## cedar
==> flow/design.v (excerpt) <==
module cpu(clk, reset, s, load, in, out, N, V, Z, w);
    input clk, reset, s, load;
    input [15:0] in;
    output [15:0] out;
    output reg N, V, Z, w;
    parameter Swait = 4'b0000, Sdecode = 4'b0001, SgetA = 4'b0010, SgetB = 4'b0011, Swrite = 4'b0100, Srewrite = 4'b0101, Salu = 4'b0110, Sshift = 4'b0111, Sloadout = 4'b1000;
    wire [15:0] decoder_in;
    reg [1:0] op, shift;
    reg [15:0] sximm5, sximm8;
    reg [2:0] opcode, readnum, writenum;
    reg [3:0] state;
    reg [2:0] nsel;
    reg [1:0] vsel;
    reg loada, loadb, asel, bsel, loadc, loads, write;
    wire [2:0] Z_out;
    vDFFE #(16) Instruct_Reg(clk, load, in, decoder_in);
    always@(*) begin
        op = decoder_in[12:11];
        sximm5 = { {11{decoder_in[4]}}, decoder_in[4:0] };
        sximm8 = { {8{decoder_in[7]}}, decoder_in[7:0] };
        shift = decoder_in[4:3];
        opcode = decoder_in[15:13];
    end
    always@(*)begin
       case(nsel)
            3'b001: begin
                readnum = decoder_in[2:0];
                writenum = decoder_in[2:0];
            end  
            3'b010: begin
                readnum = decoder_in[7:5];
                writenum = decoder_in[7:5];
            end  
            3'b100: begin
                readnum = decoder_in[10:8];
                writenum = decoder_in[10:8];
            end  
            default: {readnum, writenum} = 3'b0;
        endcase 
    end
    reg [3:0] state_t;
    reg w_t;
    reg [2:0] nsel_t;
    reg [1:0] vsel_t;
    reg loada_t, loadb_t, asel_t, bsel_t, loadc_t, loads_t, write_t;
    always @(posedge clk) begin
        {state_t, w_t, nsel_t, vsel_t} = {state, w, nsel, vsel};
        {loada_t, loadb_t, asel_t, bsel_t, loadc_t, loads_t, write_t} = {loada, loadb, asel, bsel, loadc, loads, write};
        if(reset == 1'b1) {w_t, state_t} = {1'b1, Swait};
        else begin
            case(state_t)
                Sdecode: begin
                    if(opcode == 3'b110 && op == 2'b10) {w_t, state_t} = {1'b0, Swrite};
                    else {w_t, state_t} = {1'b0, SgetA};
                end
                Swrite: state_t = Swait;
                Swait: begin 
                    state_t = (s == 1'b1) ? Sdecode : Swait;
  ...
Size in the first run: about 930 cells after synthesis, roughly 210 flip-flops, roughly 10000 sq um of cells after synthesis.
export LEC_CHECK = 0
export ABC_AREA = 0
export CAP_MARGIN = 20
export CELL_PAD_IN_SITES_GLOBAL_PLACEMENT = 3
export CORE_ASPECT_RATIO = 1.98
export CORE_MARGIN = 2
export CORE_UTILIZATION = 53
export CTS_CLUSTER_DIAMETER = 235
export CTS_CLUSTER_SIZE = 50
export MIN_ROUTING_LAYER = met2
export PLACE_DENSITY_LB_ADDON = 0.26
export SLEW_MARGIN = 15
create_clock -name core_clock -period 9.22 [get_ports {clk}]
run.sh (not shown) runs the stock make flow with config.mk's settings and CLKGATE_MAP_FILE=.
cedar: aborted in global placement without I/O (3_1_place_gp_skip_io) (tool error)
Input changes introduced in harbor (baseline for comparison: cedar):
==> flow/config.mk <==
export PLATFORM = sky130hd
export DESIGN_NAME = cpu
export DESIGN_NICKNAME = cpu
export VERILOG_FILES = /design/flow/design.v
export SDC_FILE = /design/flow/constraint.sdc
export NUM_CORES = 4
export LEC_CHECK = 0
export ABC_AREA = 1
export CAP_MARGIN = 20
export CORE_MARGIN = 2
export CORE_UTILIZATION = 72
export CTS_CLUSTER_SIZE = 74
export HOLD_SLACK_MARGIN = 0.29
export PLACE_DENSITY_LB_ADDON = 0.26
export SLEW_MARGIN = 20
==> flow/constraint.sdc <==
create_clock -name core_clock -period 4.45 [get_ports {clk}]
set_input_delay 0.8900 -clock core_clock [delete_from_list [all_inputs] [get_ports {clk}]]
set_output_delay 0.8900 -clock core_clock [all_outputs]
set_load 0.01 [all_outputs]
==> results <==
Having completed the whole flow, harbor delivered a layout that passed the timing, DRC and antenna checks.
The run showing the greater share of synthesized cell area in and, or, nand and nor gates is harbor.
Re area fraction in mux cells: harbor is 3.0 points down on cedar.
Width of the chip: harbor vs cedar up 19 um
Post-synthesis chip area from yosys in harbor vs cedar: down 2.2%
For number of distinct library cells after synthesis, dividing the value from cedar by the value from harbor gives 1.5.
[inputs] garnet vs harbor
--- a/flow/config.mk
+++ b/flow/config.mk
@@ -10,6 +10,3 @@
 export CORE_MARGIN = 2
 export CORE_UTILIZATION = 72
-export CTS_CLUSTER_SIZE = 74
-export HOLD_SLACK_MARGIN = 0.29
-export PLACE_DENSITY_LB_ADDON = 0.26
 export SLEW_MARGIN = 20
==> flow/constraint.sdc <==
create_clock -name core_clock -period 3.13 [get_ports {clk}]
set_input_delay 0.6260 -clock core_clock [delete_from_list [all_inputs] [get_ports {clk}]]
set_output_delay 0.6260 -clock core_clock [all_outputs]
set_load 0.01 [all_outputs]
==> comparison <==
Changes observed in garnet relative to harbor: utilization has increased, global-route wire length before repair has increased.
Layout checks on garnet: not met. Flow itself completed; violations: negative setup slack.
harbor has a higher worst path setup slack after routing than garnet.
Between garnet and harbor, the average via count per standard cell is lower for harbor.
Between garnet and harbor, the post-CTS setup buffer count is higher for garnet.
Of garnet and harbor, the run reporting the lower tally of non-filler cells in the final layout was harbor.
Diff harbor -> garnet: worst slew slack as a fraction of its limit now smaller, met3 usage in global routing now larger, power now larger, via count of the first global-routing pass now larger, area added between synthesis and finish now larger.
Changes in fjord relative to garnet:
--- a/flow/config.mk
+++ b/flow/config.mk
@@ -6,7 +6,6 @@
 export NUM_CORES = 4
 export LEC_CHECK = 0
-export ABC_AREA = 1
 export CAP_MARGIN = 20
 export CORE_MARGIN = 2
-export CORE_UTILIZATION = 72
+export CORE_UTILIZATION = 55
 export SLEW_MARGIN = 20
==> flow/constraint.sdc <==
create_clock -name core_clock -period 4.8 [get_ports {clk}]
set_input_delay 0.9600 -clock core_clock [delete_from_list [all_inputs] [get_ports {clk}]]
set_output_delay 0.9600 -clock core_clock [all_outputs]
set_load 0.01 [all_outputs]
Results
fjord vs garnet on placed instance area: fjord is the lower one.
fjord vs garnet — mean area per synthesized cell rose about 10%.
Having completed the whole flow, fjord delivered a layout that passed the timing, DRC and antenna checks.
Taking garnet as the reference point, the clock buffer count of fjord rises by 15%.
fjord ended up with fewer standard cells than garnet.
The fraction of power consumed by combinational cells reported for fjord is smaller than that of garnet by 5.6 points.
Summary: with garnet as the reference, cell area power density in fjord moved down by more than a quarter.
Going from garnet to fjord, combinational gate power decreased by 54% relative to the old numbers, power in sequential cells decreased by about 34% relative to the old numbers, headroom to the max-slew limit decreased by 4.2 points relative to the old numbers.
Source of the critical timing path: Instruct_Reg.out[3] -> fjord, Instruct_Reg.out[4] -> garnet
Switching power went down by more than a quarter going from garnet to fjord.
The part of the cycle the worst path needs reported for fjord is smaller than that of garnet by 27 points.
#### Input delta (onyx over fjord)
--- a/flow/config.mk
+++ b/flow/config.mk
@@ -6,6 +6,7 @@
 export NUM_CORES = 4
 export LEC_CHECK = 0
-export CAP_MARGIN = 20
+export CAP_MARGIN = 35
 export CORE_MARGIN = 2
-export CORE_UTILIZATION = 55
+export CORE_UTILIZATION = 40
+export SETUP_SLACK_MARGIN = 1.58
 export SLEW_MARGIN = 20
==> flow/constraint.sdc <==
create_clock -name core_clock -period 5.72 [get_ports {clk}]
set_input_delay 1.1440 -clock core_clock [delete_from_list [all_inputs] [get_ports {clk}]]
set_output_delay 1.1440 -clock core_clock [all_outputs]
set_load 0.01 [all_outputs]
==> comparison <==
onyx improves on fjord in post-route worst setup slack. Diff onyx and fjord: worst hold slack lower in onyx. Summary — met1 capacity usage during global routing, onyx relative to fjord: lower, by 8.4 points. Relative to fjord, the final cell area reported for onyx is higher.
Relative to onyx, the following input files were edited for maple:
--- a/flow/config.mk
+++ b/flow/config.mk
@@ -6,7 +6,7 @@
 export NUM_CORES = 4
 export LEC_CHECK = 0
-export CAP_MARGIN = 35
+export CAP_MARGIN = 20
 export CORE_MARGIN = 2
-export CORE_UTILIZATION = 40
-export SETUP_SLACK_MARGIN = 1.58
+export CORE_UTILIZATION = 68
+export SETUP_SLACK_MARGIN = 0.99
 export SLEW_MARGIN = 20
==> flow/constraint.sdc <==
create_clock -name core_clock -period 4.19 [get_ports {clk}]
set_input_delay 0.8380 -clock core_clock [delete_from_list [all_inputs] [get_ports {clk}]]
set_output_delay 0.8380 -clock core_clock [all_outputs]
set_load 0.01 [all_outputs]
[summary]
- Diff onyx -> maple: final critical path time including I/O delays and setup saw an increase, cell count went down, combinational fraction of design power rose by 3.7 points, post-route clock period utilization saw an increase.
- Summary — transition time of the tightest slew-check pin, maple relative to onyx: higher, by 0.27 ns.
- Worst hold slack ends up lower on onyx.
- maple has less setup slack than onyx.
- The flow for maple finished, though final verification flagged negative setup slack.
Power and IR drop assume default switching activity.
